==> flow/design.v <==
module joinC #(parameter N = 5)(
	input [N - 1 : 0] valid_in,
	output reg  [N - 1 : 0] ready_in,
	output valid_out,
	input ready_out
);
	assign valid_out = &valid_in; 
	reg[N - 1 : 0] singleValid;
	integer i, j;
	always @(*)begin
		for(i = 0; i < N; i = i + 1)begin
			singleValid[i] = 1;
			for(j = 0; j < N; j = j + 1)
				if(i != j)
					singleValid[i] = singleValid[i] & valid_in[j];
		end
		for(i = 0; i < N; i = i + 1)begin
			ready_in[i] = singleValid[i] & ready_out;
		end
	end
endmodule
module OEHB #(parameter INPUTS = 1,
		parameter OUTPUTS = 1,
		parameter DATA_IN_SIZE = 32,
		parameter DATA_OUT_SIZE = 32)
	(
		input clk,
		input rst,
		input [INPUTS * (DATA_IN_SIZE)- 1 : 0]data_in_bus,
		input [INPUTS - 1 : 0]valid_in_bus,
		output [INPUTS - 1 : 0] ready_in_bus,
		output [OUTPUTS * (DATA_OUT_SIZE) - 1 : 0]data_out_bus,
		output reg [OUTPUTS - 1 : 0]valid_out_bus,
		input 	[OUTPUTS - 1 : 0] ready_out_bus
);
	wire reg_en;
	reg [DATA_IN_SIZE - 1 : 0] data_reg;
	always@(posedge clk, posedge rst)
		if(rst)
			valid_out_bus[0] <= 0;
		else
			valid_out_bus[0] <= valid_in_bus[0] | ~ready_in_bus[0];
	always@(posedge clk, posedge rst)
		if(rst)
			data_reg <= 0;
		else if(reg_en)
			data_reg <= data_in_bus[0 * DATA_IN_SIZE +: DATA_IN_SIZE];
	assign data_out_bus[0 * DATA_OUT_SIZE +: DATA_OUT_SIZE] = data_reg;
	assign ready_in_bus[0] = ~valid_out_bus[0] | ready_out_bus[0];
	assign reg_en = ready_in_bus[0] & valid_in_bus[0];
endmodule
module delay_buffer #(parameter SIZE = 32) (
	input clk, rst,
	input valid_in, ready_in,
	output valid_out
);
	reg [SIZE - 1 : 0] shift_reg;
	always @(posedge clk)begin
		if(ready_in | rst)
			shift_reg[0] <= valid_in;
	end
	always @(posedge clk)begin
		if(rst)
			shift_reg[SIZE - 1 : 1] <= 0;
		else if(ready_in)
			shift_reg[SIZE - 1 : 1] <= shift_reg[SIZE - 2 : 0];
	end
	assign valid_out = shift_reg[SIZE - 1];
endmodule
module mul_4_stage (
	input clk, ce,
	input[31 : 0] a,
	input [31 : 0] b,
	output [31 : 0] p
);
	reg [31 : 0] a_reg, b_reg, q0, q1, q2;
	wire [63 : 0] mul_wire;
	assign mul_wire = a_reg * b_reg;
	wire [31 : 0] mul;
	assign mul = mul_wire[31 : 0];
	always @(posedge clk)
		if(ce)begin
			a_reg <= a;
			b_reg <= b;
			q0 <= mul;
			q1 <= q0;
			q2 <= q1;
		end
	assign p = q2;
endmodule
module mul_op #(parameter INPUTS = 2,
		parameter OUTPUTS = 1,
		parameter DATA_IN_SIZE = 32,
		parameter DATA_OUT_SIZE = 32)
		(
		input clk,
		input rst,
		input [INPUTS * (DATA_IN_SIZE)- 1 : 0]data_in_bus,
		input [INPUTS - 1 : 0]valid_in_bus,
		output [INPUTS - 1 : 0] ready_in_bus,
		output [OUTPUTS * (DATA_OUT_SIZE) - 1 : 0]data_out_bus,
		output [OUTPUTS - 1 : 0]valid_out_bus,
		input 	[OUTPUTS - 1 : 0] ready_out_bus
);
	localparam LATENCY = 4;
	wire [2 * DATA_OUT_SIZE - 1 : 0] temp_result;
	wire join_valid;
	wire buff_valid, oehb_valid, oehb_ready;
	wire oehb_dataOut, oehb_datain;
	joinC #(.N(INPUTS)) add_fork(.valid_in(valid_in_bus), .ready_in(ready_in_bus), .valid_out(join_valid), .ready_out(oehb_ready));
	mul_4_stage multiply_unit (.clk(clk), .ce(oehb_ready), .a(data_in_bus[0 * DATA_IN_SIZE +: DATA_IN_SIZE]), .b(data_in_bus[1 * DATA_IN_SIZE +: DATA_IN_SIZE]), .p(data_out_bus[0 * DATA_OUT_SIZE +: DATA_OUT_SIZE]));
	delay_buffer #(.SIZE(LATENCY - 1))delay_buff(.clk(clk), .rst(rst), .valid_in(join_valid), .ready_in(oehb_ready), .valid_out(buff_valid));
	OEHB #(.INPUTS(1), .OUTPUTS(1), .DATA_IN_SIZE(1), .DATA_OUT_SIZE(1)) oehb_buffer (.clk(clk), .rst(rst),
										 .data_in_bus(1'b0), .valid_in_bus(buff_valid), .ready_in_bus(oehb_ready),
										 .data_out_bus(oehb_dataOut), .valid_out_bus(valid_out_bus[0]), .ready_out_bus(ready_out_bus[0]));
endmodule
==> flow/config.mk <==
export PLATFORM = sky130hd
export DESIGN_NAME = mul_op
export DESIGN_NICKNAME = mul_op
export VERILOG_FILES = /design/flow/design.v
export SDC_FILE = /design/flow/constraint.sdc
export NUM_CORES = 4
export LEC_CHECK = 0
export CAP_MARGIN = 20
export CELL_PAD_IN_SITES_GLOBAL_PLACEMENT = 1
export CORE_MARGIN = 2
export CORE_UTILIZATION = 65
export MIN_ROUTING_LAYER = met1
export PLACE_DENSITY_LB_ADDON = 0.05
export SLEW_MARGIN = 20
==> flow/constraint.sdc <==
create_clock -name core_clock -period 7.71 [get_ports {clk}]
set_input_delay 1.5420 -clock core_clock [delete_from_list [all_inputs] [get_ports {clk}]]
set_output_delay 1.5420 -clock core_clock [all_outputs]
set_load 0.01 [all_outputs]
run.sh (not shown) runs the stock make flow with config.mk's settings and CLKGATE_MAP_FILE=.
Then changed:
Settings changed: CELL_PAD_IN_SITES_GLOBAL_PLACEMENT 1 to unset, CORE_UTILIZATION 65 to 40, MIN_ROUTING_LAYER met1 to unset, PLACE_DENSITY_LB_ADDON 0.05 to unset.
Clock period 7.71 ns to 4.99 ns, I/O delays scaled along.
What happened: The changed run completed, yet does not pass: setup timing; cell count rises by 22%; wire length is higher by 7.4%; global-route usage is lower by 10 points; fmax went up by 8.9%.
